== alpha ==
==> flow/design.v (excerpt) <==
module  CONV(
	input				clk,
	input				reset,
	output logic		busy,	
	input				ready,	
	output logic [13:0]	iaddr,
	input  		 [7:0]	idata,	
	output logic		ioe,
	output logic		wen_L0,
	output logic		oe_L0,
	output logic [13:0]	addr_L0,
	output logic [11:0] w_data_L0,
	input  		 [11:0] r_data_L0,
	output logic 		wen_L1,
	output logic		oe_L1,
	output logic [11:0]	addr_L1,
	output logic [11:0]	w_data_L1,
	input  		 [11:0]	r_data_L1,
	output logic		oe_weight,
	output logic [15:0]	addr_weight,
	input  logic signed  [7:0]  r_data_weight,
	output logic		wen_L2,
	output logic [3:0]	addr_L2,
	output logic [31:0]	w_data_L2
	);
Size: roughly 4900 cells after synthesis, roughly 400 flip-flops, roughly 38000 um2 of cells after synthesis.
clock: 13.0 ns
lec_check: 0
abc_area: 1
cap_margin: 5
cell_pad_in_sites_detail_placement: 1
cell_pad_in_sites_global_placement: 1
core_aspect_ratio: 0.54
core_margin: 3
core_utilization: 51
cts_cluster_size: 88
gpl_routability_driven: 1
gpl_timing_driven: 0
hold_slack_margin: 0.04
min_routing_layer: met1
place_density_lb_addon: 0.16
slew_margin: 20
run.sh (not shown) runs the stock make flow with config.mk's settings and CLKGATE_MAP_FILE=.
Per the final summary, alpha finished and its layout is clean on timing, DRC and antenna.
diff inputs: alpha => beta
==> flow/config.mk <==
export PLATFORM = sky130hd
export DESIGN_NAME = CONV
export DESIGN_NICKNAME = CONV
export VERILOG_FILES = /design/flow/design.v
export SDC_FILE = /design/flow/constraint.sdc
export NUM_CORES = 4
export LEC_CHECK = 0
export CAP_MARGIN = 20
export CORE_MARGIN = 2
export CORE_UTILIZATION = 66
export HOLD_SLACK_MARGIN = -0.08
export MAX_ROUTING_LAYER = met4
export SLEW_MARGIN = 20
==> flow/constraint.sdc <==
create_clock -name core_clock -period 9.18 [get_ports {clk}]
set_input_delay 1.8360 -clock core_clock [delete_from_list [all_inputs] [get_ports {clk}]]
set_output_delay 1.8360 -clock core_clock [all_outputs]
set_load 0.01 [all_outputs]
==> comparison <==
- Comparing beta and alpha, the one run not ending clean was beta.
- alpha -> beta: combinational gate area increased by a few percent
- beta vs. alpha: layout-stage area growth over the synthesis result went up by 11 points.
- beta — cell count 13% lower, alpha as reference
- Summary of the comparison: final worst hold slack is higher in beta, relative to alpha.
- Looking at met3 usage across beta and alpha, the one that comes out lower is beta.
- For net count after synthesis, dividing the value from beta by the value from alpha gives 0.841.
- Relative to alpha, total met2 wirelength after detailed routing decreased by about 13% in beta.
Input changes introduced in gamma (baseline for comparison: beta):
-- flow/config.mk --
<<< beta, line 10
export CORE_UTILIZATION = 66
export HOLD_SLACK_MARGIN = -0.08
>>> gamma, line 10
export CORE_UTILIZATION = 71
export CTS_CLUSTER_DIAMETER = 29
export CTS_CLUSTER_SIZE = 34
<<< beta, line 13
>>> gamma, line 14
export SETUP_SLACK_MARGIN = 2.6
==> flow/constraint.sdc <==
create_clock -name core_clock -period 9.54 [get_ports {clk}]
set_input_delay 1.9080 -clock core_clock [delete_from_list [all_inputs] [get_ports {clk}]]
set_output_delay 1.9080 -clock core_clock [all_outputs]
set_load 0.01 [all_outputs]
Results
For gamma, the flow was terminated by a tool error in global routing and produced no final design. The run showing the smaller initial standard-cell utilization of the core is beta. As far as number of distinct library cells after synthesis goes, beta and gamma are indistinguishable; the numbers are identical. Gate count of the mapped netlist: gamma vs beta identical. Relative to beta, the clock buffer count from CTS measured on gamma has increased by more than 100%. Of gamma and beta, the run reporting the higher post-placement setup slack was gamma. Against beta, gamma reports a level count of the clock H-tree that is higher. The run showing the smaller number of standard-cell rows in the floorplan is gamma. Die size: gamma is under beta. Re number of cells in the design after placement: beta was higher than gamma.
Modified inputs, delta compared to gamma
-- flow/config.mk --
<<< gamma, line 10
export CORE_UTILIZATION = 71
export CTS_CLUSTER_DIAMETER = 29
export CTS_CLUSTER_SIZE = 34
export MAX_ROUTING_LAYER = met4
export SETUP_SLACK_MARGIN = 2.6
>>> delta, line 10
export CORE_UTILIZATION = 44
==> flow/constraint.sdc <==
create_clock -name core_clock -period 7.23 [get_ports {clk}]
set_input_delay 1.4460 -clock core_clock [delete_from_list [all_inputs] [get_ports {clk}]]
set_output_delay 1.4460 -clock core_clock [all_outputs]
set_load 0.01 [all_outputs]
==> results <==
- Re adder-cell share of the synthesized area: no difference whatsoever between gamma and delta.
- As far as post-synthesis sequential area ratio goes, gamma and delta are indistinguishable; the numbers are identical.
- delta vs gamma, core utilization at floorplan went down by 28 points.
- delta finished all stages; however, its layout fails the closing checks, the failures being negative setup slack.
- gamma got as far as global routing, where a tool error ended the run.
- Summary — die area, delta relative to gamma: higher, by 32000 um2.
- Diff gamma -> delta: total number of H-tree levels fell by 1; number of rows created at floorplan rose by about 28%; number of nets at floorplan stayed essentially flat; mapped cell area stayed essentially flat.
Input changes introduced in epsilon (baseline for comparison: delta):
-- flow/config.mk --
<<< delta, line 10
export CORE_UTILIZATION = 44
>>> epsilon, line 10
export CORE_UTILIZATION = 55
export CTS_CLUSTER_SIZE = 96
==> flow/constraint.sdc <==
create_clock -name core_clock -period 10.6 [get_ports {clk}]
set_input_delay 2.1200 -clock core_clock [delete_from_list [all_inputs] [get_ports {clk}]]
set_output_delay 2.1200 -clock core_clock [all_outputs]
set_load 0.01 [all_outputs]
- Completing all stages was not enough for epsilon: its layout failed the final checks because of negative setup slack.
- Measured against each other, epsilon and delta differ in post-layout period usage of the worst path, the higher figure coming from delta.
- epsilon vs. delta: detailed-route wire length fell by about 5%, global placement routability congestion higher, total via count in the routed design went down, multi-input combinational area share has increased.

* * *

run A:
Starting RTL as in the previous note.
Settings: LEC_CHECK=0, ABC_AREA=1, CAP_MARGIN=0, CORE_MARGIN=2, CORE_UTILIZATION=72, CTS_CLUSTER_DIAMETER=342, CTS_CLUSTER_SIZE=99, PLACE_DENSITY=0.38, SETUP_SLACK_MARGIN=-0.43, SLEW_MARGIN=20; clock period 6.89 ns.
Run A: it failed during 5_1_grt, and the tool reported GRT-0232.
#### Input delta (run B over run A)
Settings: CTS_CLUSTER_SIZE no longer set, was 99; SETUP_SLACK_MARGIN no longer set, was -0.43; CORE_UTILIZATION now 40, was 72; ABC_AREA no longer set, was 1; CAP_MARGIN now 20, was 0; CTS_CLUSTER_DIAMETER no longer set, was 342; PLACE_DENSITY no longer set, was 0.38; the clock period (ns, I/O delays scaled along) now 12.4, was 6.89.
==> results <==
In the tables for run A and run B, number of buffers created by CTS reads higher with run B. | fraction of the core area occupied by cells at floorplan | run B vs run A | 32 points lower |. In the flow results for run A and run B, the die boundary height is smaller on run A. The final reports for run B and run A show number of H-tree branching levels higher in the former. Compared to run A, run B has number of distinct library cell variants in the gate-level netlist after synthesis 42 higher. Looking only at weighted congestion reported at the end of routability-driven placement, and setting everything else aside, the lower value of run A and run B goes to run B. Run B — setup slack after placement 3.22 ns higher, run A as reference. Fraction of synthesized cell area in xor and xnor cells for run B: 1.9 points up relative to run A. Diff run A -> run B | area reported by Yosys stat | down by a few percent. Run B ended with every stage complete and zero timing, DRC or antenna violations. Compared with run A, in run B instance area after placement dropped about 10%, cell row count saw an increase.
